Design ARM, start of the top module:
module ARM(
	input clk, rst,
	output [32 - 1:0] imem_addr,
	input [32 - 1:0] imem_data,
	output [32 - 1:0] dmem_addr,
	output [32 - 1:0] dmem_wdata,
	output dmem_read,
	output dmem_write,
	input [32 - 1:0] dmem_rdata,
	input dmem_ready
);
make LEC_CHECK=0 CAP_MARGIN=20 CORE_MARGIN=2 CORE_UTILIZATION=53 SETUP_SLACK_MARGIN=2.92 SLEW_MARGIN=20 TNS_END_PERCENT=5 finish   # period 11.0 ns
run.sh (not shown) runs the stock make flow with config.mk's settings and CLKGATE_MAP_FILE=.
The first run stopped in global routing (5_1_grt).
Then changed:
- CORE_UTILIZATION: 53 -> 50
- SETUP_SLACK_MARGIN: 2.92 -> -1.02
- TNS_END_PERCENT: 5 -> 40
Outcome: With this change the flow produced a layout that fails on negative setup slack; synthesized area is unchanged; synthesized cell count stays the same; die size is higher by 5.9%.

---

Starting RTL as in the previous note.
==> flow/design.v (excerpt) <==
module ARM(
	input clk, rst,
	output [32 - 1:0] imem_addr,
	input [32 - 1:0] imem_data,
	output [32 - 1:0] dmem_addr,
	output [32 - 1:0] dmem_wdata,
	output dmem_read,
	output dmem_write,
	input [32 - 1:0] dmem_rdata,
	input dmem_ready
);
Settings: LEC_CHECK=0, CAP_MARGIN=25, CELL_PAD_IN_SITES_GLOBAL_PLACEMENT=0, CORE_ASPECT_RATIO=0.86, CORE_MARGIN=2, CORE_UTILIZATION=72, CTS_CLUSTER_DIAMETER=29, CTS_CLUSTER_SIZE=25, PLACE_DENSITY_LB_ADDON=0.14, SETUP_SLACK_MARGIN=3.53, SLEW_MARGIN=20; clock period 22.0 ns.
The baseline did not get past global routing on GRT-0116.
Change:
- CAP_MARGIN: 25 -> 20
- CELL_PAD_IN_SITES_GLOBAL_PLACEMENT: 0 -> unset
- CORE_ASPECT_RATIO: 0.86 -> unset
- CORE_UTILIZATION: 72 -> 50
- CTS_CLUSTER_DIAMETER: 29 -> unset
- CTS_CLUSTER_SIZE: 25 -> unset
- PLACE_DENSITY_LB_ADDON: 0.14 -> unset
- SETUP_SLACK_MARGIN: 3.53 -> 2.75
- clock period: 22.0 -> 11.0 ns (I/O delays scaled with it)
The changed run failed in global routing (ODB-0269).
Die size goes up by about 43%.
Synthesized cell count does not change.
Area after synthesis is unchanged.

---

Starting RTL as in the previous note.
export LEC_CHECK = 0
export CAP_MARGIN = 20
export CELL_PAD_IN_SITES_GLOBAL_PLACEMENT = 0
export CORE_MARGIN = 2
export CORE_UTILIZATION = 55
export CTS_CLUSTER_DIAMETER = 380
export PLACE_DENSITY_LB_ADDON = 0.1
export SETUP_SLACK_MARGIN = 3.12
export SLEW_MARGIN = 20
export TNS_END_PERCENT = 5
create_clock -name core_clock -period 11.2 [get_ports {clk}]
The baseline failed in global routing (GRT-0232).
Then changed:
Settings changed: CELL_PAD_IN_SITES_GLOBAL_PLACEMENT 0 to not set, CORE_UTILIZATION 55 to 40, CTS_CLUSTER_DIAMETER 380 to not set, PLACE_DENSITY_LB_ADDON 0.1 to not set, SETUP_SLACK_MARGIN 3.12 to not set, TNS_END_PERCENT 5 to not set.
Clock period 11.2 ns to 24.5 ns, I/O delays scaled along.
After rerunning:
- With this change the flow completed without violations
- synthesized cell count does not change
- synthesized area stays the same
- die size went up by about 37%
Then changed:
Settings changed: CORE_UTILIZATION 40 to 29, CTS_CLUSTER_DIAMETER set to 279, PLACE_DENSITY set to 0.9, SETUP_SLACK_MARGIN set to -0.35, TNS_END_PERCENT set to 70.
Clock period 24.5 ns to 13.3 ns, I/O delays scaled along.
Effect: With this change the flow completed, yet does not pass: negative setup slack; sequential share of layout area falls by 4.8 points; global-route usage drops by 9.4 points; clock power increases by 74%; die area went up by 38%; area after synthesis stays the same; critical path depth climbs by 3; wire length climbs by 4.2%; hold slack is better by 0.0055 ns.
Then changed:
Settings changed: CAP_MARGIN 20 to 10, CELL_PAD_IN_SITES_DETAIL_PLACEMENT set to 2, CELL_PAD_IN_SITES_GLOBAL_PLACEMENT set to 2, CORE_UTILIZATION 29 to 40, CTS_CLUSTER_DIAMETER 279 to 286, HOLD_SLACK_MARGIN set to 0.08, PLACE_DENSITY 0.9 to 0.42, SETUP_SLACK_MARGIN -0.35 to not set, TNS_END_PERCENT 70 to not set.
The changed run aborted during clock tree synthesis; synthesized cell count does not change; die area went down by 27%; area after synthesis stays the same.

---

## job 259
Starting RTL as in the previous note.
clock: 10.7 ns
lec_check: 0
abc_area: 1
cap_margin: 40
core_aspect_ratio: 0.5
core_margin: 2
core_utilization: 72
cts_cluster_diameter: 348
cts_cluster_size: 98
place_density: 0.36
setup_slack_margin: 3.16
slew_margin: 20
tns_end_percent: 10
No final results exist for job 259, since it was stopped by error GRT-0232 during global routing (5_1_grt).
Modified inputs, job 5129 compared to job 259
# job 259
export LEC_CHECK = 0
export ABC_AREA = 1
export CAP_MARGIN = 40
export CORE_ASPECT_RATIO = 0.5
export CORE_MARGIN = 2
export CORE_UTILIZATION = 72
export CTS_CLUSTER_DIAMETER = 348
export CTS_CLUSTER_SIZE = 98
export PLACE_DENSITY = 0.36
export SETUP_SLACK_MARGIN = 3.16
export SLEW_MARGIN = 20
export TNS_END_PERCENT = 10
create_clock -name core_clock -period 10.7 [get_ports {clk}]
# job 5129
export LEC_CHECK = 0
export ABC_AREA = 1
export CAP_MARGIN = 20
export CORE_MARGIN = 2
export CORE_UTILIZATION = 57
export SETUP_SLACK_MARGIN = 2.91
export SLEW_MARGIN = 20
export TNS_END_PERCENT = 5
create_clock -name core_clock -period 11.4 [get_ports {clk}]
[summary]
Status(job 5129) = ERROR, stage = global routing (5_1_grt). Note that the placeable core region recorded for job 259 amounts to 0.79 times the value seen in job 5129. Complex-gate fraction of the synthesized area: job 259 vs job 5129 identical. Cell total after placement went up by a few percent going from job 259 to job 5129. Taking job 259 as the reference, in job 5129 netlist area before placement flat, die size climbed 0.022 sq mm, placed wire-length estimate +33,000 microns, number of buffers added by the clock tree synthesis step went up by 81, worst setup slack before clock tree synthesis went down 0.045 ns. Die extent in y (job 259 / job 5129): 0.63. Post-CTS setup buffer count ends up lower on job 259.
Input changes introduced in job 5255 (baseline for comparison: job 5129):
# job 5129
export LEC_CHECK = 0
export ABC_AREA = 1
export CAP_MARGIN = 20
export CORE_MARGIN = 2
export CORE_UTILIZATION = 57
export SETUP_SLACK_MARGIN = 2.91
export SLEW_MARGIN = 20
export TNS_END_PERCENT = 5
create_clock -name core_clock -period 11.4 [get_ports {clk}]
# job 5255
export LEC_CHECK = 0
export ABC_AREA = 1
export CAP_MARGIN = 20
export CORE_MARGIN = 2
export CORE_UTILIZATION = 72
export CTS_CLUSTER_DIAMETER = 199
export CTS_CLUSTER_SIZE = 31
export SLEW_MARGIN = 20
create_clock -name core_clock -period 9.65 [get_ports {clk}]
--- outcome ---
- Job 5255: it failed with a tool error in global routing (5_1_grt), so there are no final results.
- Job 5255: number of H-tree levels lower than job 5129
- Compared with job 5129, placeable core region in job 5255 decreased by more than 10%.
- Delta (job 5255 minus job 5129): number of buffers inserted during clock tree synthesis lower, area of the die went down, proportion of synthesized flip-flops having asynchronous set or reset saw little to no change, post-placement worst setup slack moved down, total cells reported by yosys after synthesis closely matched the old numbers.
- Job 5255 and job 5129 ended up with nearly the same number of synthesized register bits.
- When job 5255 is measured against job 5129, its cell count after placement turns out 3.8% lower.
- Chip area in the Yosys report of job 5129 is on par with job 5255.
- Job 5129 has higher number of buffers inserted to repair setup after CTS than job 5255.

---

Starting RTL as in the previous note.
export LEC_CHECK = 0
export ABC_AREA = 1
export CAP_MARGIN = 20
export CORE_ASPECT_RATIO = 0.53
export CORE_MARGIN = 2
export CORE_UTILIZATION = 57
export HOLD_SLACK_MARGIN = 0.28
export SETUP_SLACK_MARGIN = 2.82
export SLEW_MARGIN = 20
export TNS_END_PERCENT = 5
create_clock -name core_clock -period 11.0 [get_ports {clk}]
The starting point died in global routing (5_1_grt) with GRT-0232.
Rerun with:
Settings changed: ABC_AREA 1 to unset, CORE_ASPECT_RATIO 0.53 to unset, CORE_UTILIZATION 57 to 50, HOLD_SLACK_MARGIN 0.28 to unset, SETUP_SLACK_MARGIN 2.82 to 2.86, TNS_END_PERCENT 5 to unset.
Result: The changed run failed in global routing (5_1_grt). Area after synthesis falls slightly. Die area is higher by roughly a tenth. Synthesized cell count shrinks by about a fifth.
Rerun with:
Settings changed: CORE_UTILIZATION 50 to 72, CTS_CLUSTER_SIZE set to 31, SETUP_SLACK_MARGIN 2.86 to unset.
Clock period 11.0 ns to 13.9 ns, I/O delays scaled along.
The changed run died in global routing (5_1_grt) on GRT-0116.
Synthesized area does not change.
Die size shrinks by 30%.
Synthesized cell count does not change.
Rerun with:
Settings changed: ABC_AREA set to 1, CTS_CLUSTER_DIAMETER set to 27, CTS_CLUSTER_SIZE 31 to 72, PLACE_DENSITY_LB_ADDON set to 0.01, SETUP_SLACK_MARGIN set to 3.59.
Clock period 13.9 ns to 13.4 ns, I/O delays scaled along.
After rerunning: The changed run failed in global routing (5_1_grt) (GRT-0116). Synthesized cell count grows by 20%. Die area rises by 1.3%. Synthesized area increases by 1.4%.
Rerun with:
Settings changed: ABC_AREA 1 to unset, CORE_UTILIZATION 72 to 57, CTS_CLUSTER_DIAMETER 27 to unset, CTS_CLUSTER_SIZE 72 to unset, PLACE_DENSITY_LB_ADDON 0.01 to unset, SETUP_SLACK_MARGIN 3.59 to unset, TNS_END_PERCENT set to 5.
Clock period 13.4 ns to 17.1 ns, I/O delays scaled along.
Outcome: Now the flow finished but fails on setup timing. Synthesized cell count came out lower by 17%. Die size climbs by 24%. Synthesized area goes down by 1.3%.

---

Setup of run 1:
Starting RTL as in the previous note.
==> flow/config.mk <==
export PLATFORM = sky130hd
export DESIGN_NAME = ARM
export DESIGN_NICKNAME = ARM
export VERILOG_FILES = /design/flow/design.v
export SDC_FILE = /design/flow/constraint.sdc
export NUM_CORES = 4
export LEC_CHECK = 0
export ABC_AREA = 1
export CAP_MARGIN = 20
export CELL_PAD_IN_SITES_GLOBAL_PLACEMENT = 0
export CORE_MARGIN = 2
export CORE_UTILIZATION = 57
export CTS_CLUSTER_DIAMETER = 51
export PLACE_DENSITY_LB_ADDON = 0.1
export SETUP_SLACK_MARGIN = 3.71
export SLEW_MARGIN = 20
export TNS_END_PERCENT = 5
==> flow/constraint.sdc <==
create_clock -name core_clock -period 12.6 [get_ports {clk}]
set_input_delay 2.5200 -clock core_clock [delete_from_list [all_inputs] [get_ports {clk}]]
set_output_delay 2.5200 -clock core_clock [all_outputs]
set_load 0.01 [all_outputs]
What ended run 1 was a tool error in global routing (5_1_grt); the run never finished.
diff inputs: run 1 => run 2
- ABC_AREA: 1 -> unset
- CTS_CLUSTER_DIAMETER: 51 -> 380
- CORE_UTILIZATION: 57 -> 55
- SETUP_SLACK_MARGIN: 3.71 -> -0.52
- the clock period (ns, I/O delays scaled along): 12.6 -> 18.7
### Flow results
Run comparison: run 1 main logic family after synthesis simple AND/OR/NAND/NOR gates; run 2 main logic family after synthesis AND-OR/OR-AND gates
To summarise run 2: no stage aborted, but the layout did not pass its checks, failing on setup timing.
Post-synthesis sequential area ratio in run 2 is 0.51 points above run 1.
Across both runs, yosys stat chip area was lower for run 2 than for run 1.
Going from run 1 to run 2, number of unique standard cell types used by synthesis picked up an extra 53; worst-case clock buffer depth flat; setup slack at placement rose 910 ps; number of flops mapped to enable cells by yosys now sits at about the same level.
Edits applied to the flow inputs when going from run 2 to run 3:
- CORE_UTILIZATION changed from 55 to 57
- CTS_CLUSTER_DIAMETER changed from 380 to 51
- the clock period (ns, I/O delays scaled along) changed from 18.7 to 19.2
Notes after the runs:
- Summary of run 3 over run 2: share of cell area taken by flip-flops and latches up 0.68 points, die size down about 3.5%, wire length down about 1.8%.
- Going from run 2 to run 3, power shrank by a few percent.
- Each of run 2 and run 3 falls short of a clean finish.
- Run 3 finished all stages; layout check result: FAIL, due to setup timing.
- STATUS run=run 2 STAGES=ALL_DONE FINAL_CHECKS=FAILED CAUSE=setup timing
Changes in run 4 relative to run 3:
- changing CORE_UTILIZATION from 57 to 61
- changing SETUP_SLACK_MARGIN from -0.52 to 5.0
- setting MAX_ROUTING_LAYER to met4 for the first time
--- outcome ---
Among run 3 and run 4, the run that stopped before the end is run 4, and it is the only one.
Although run 3 finished all stages, its layout failed final checks on setup timing.
From run 4 to run 3, synthesized area did not move at all.
Re number of cells upsized or downsized after cts: run 3 was lower than run 4.
On synthesized flop and latch total, run 3 and run 4 are neck and neck.
Run 4 vs run 3 — half-perimeter wire length after placement rose about 3.6%.
Run 4 against run 3: worst-case setup slack after placement fell by 410 ps, area fraction in compound gates after synthesis now sits at about the same level, fraction of the core area occupied by cells at floorplan went up by 4.1 points, die footprint now sits lower, core footprint shows a reduction of 6.6%.
Taking run 3 as the reference, in run 4 number of post-CTS setup repair buffers +42; y dimension of the die -11 um.
Power figures rest on the tool's default switching activity, not on a simulated workload.
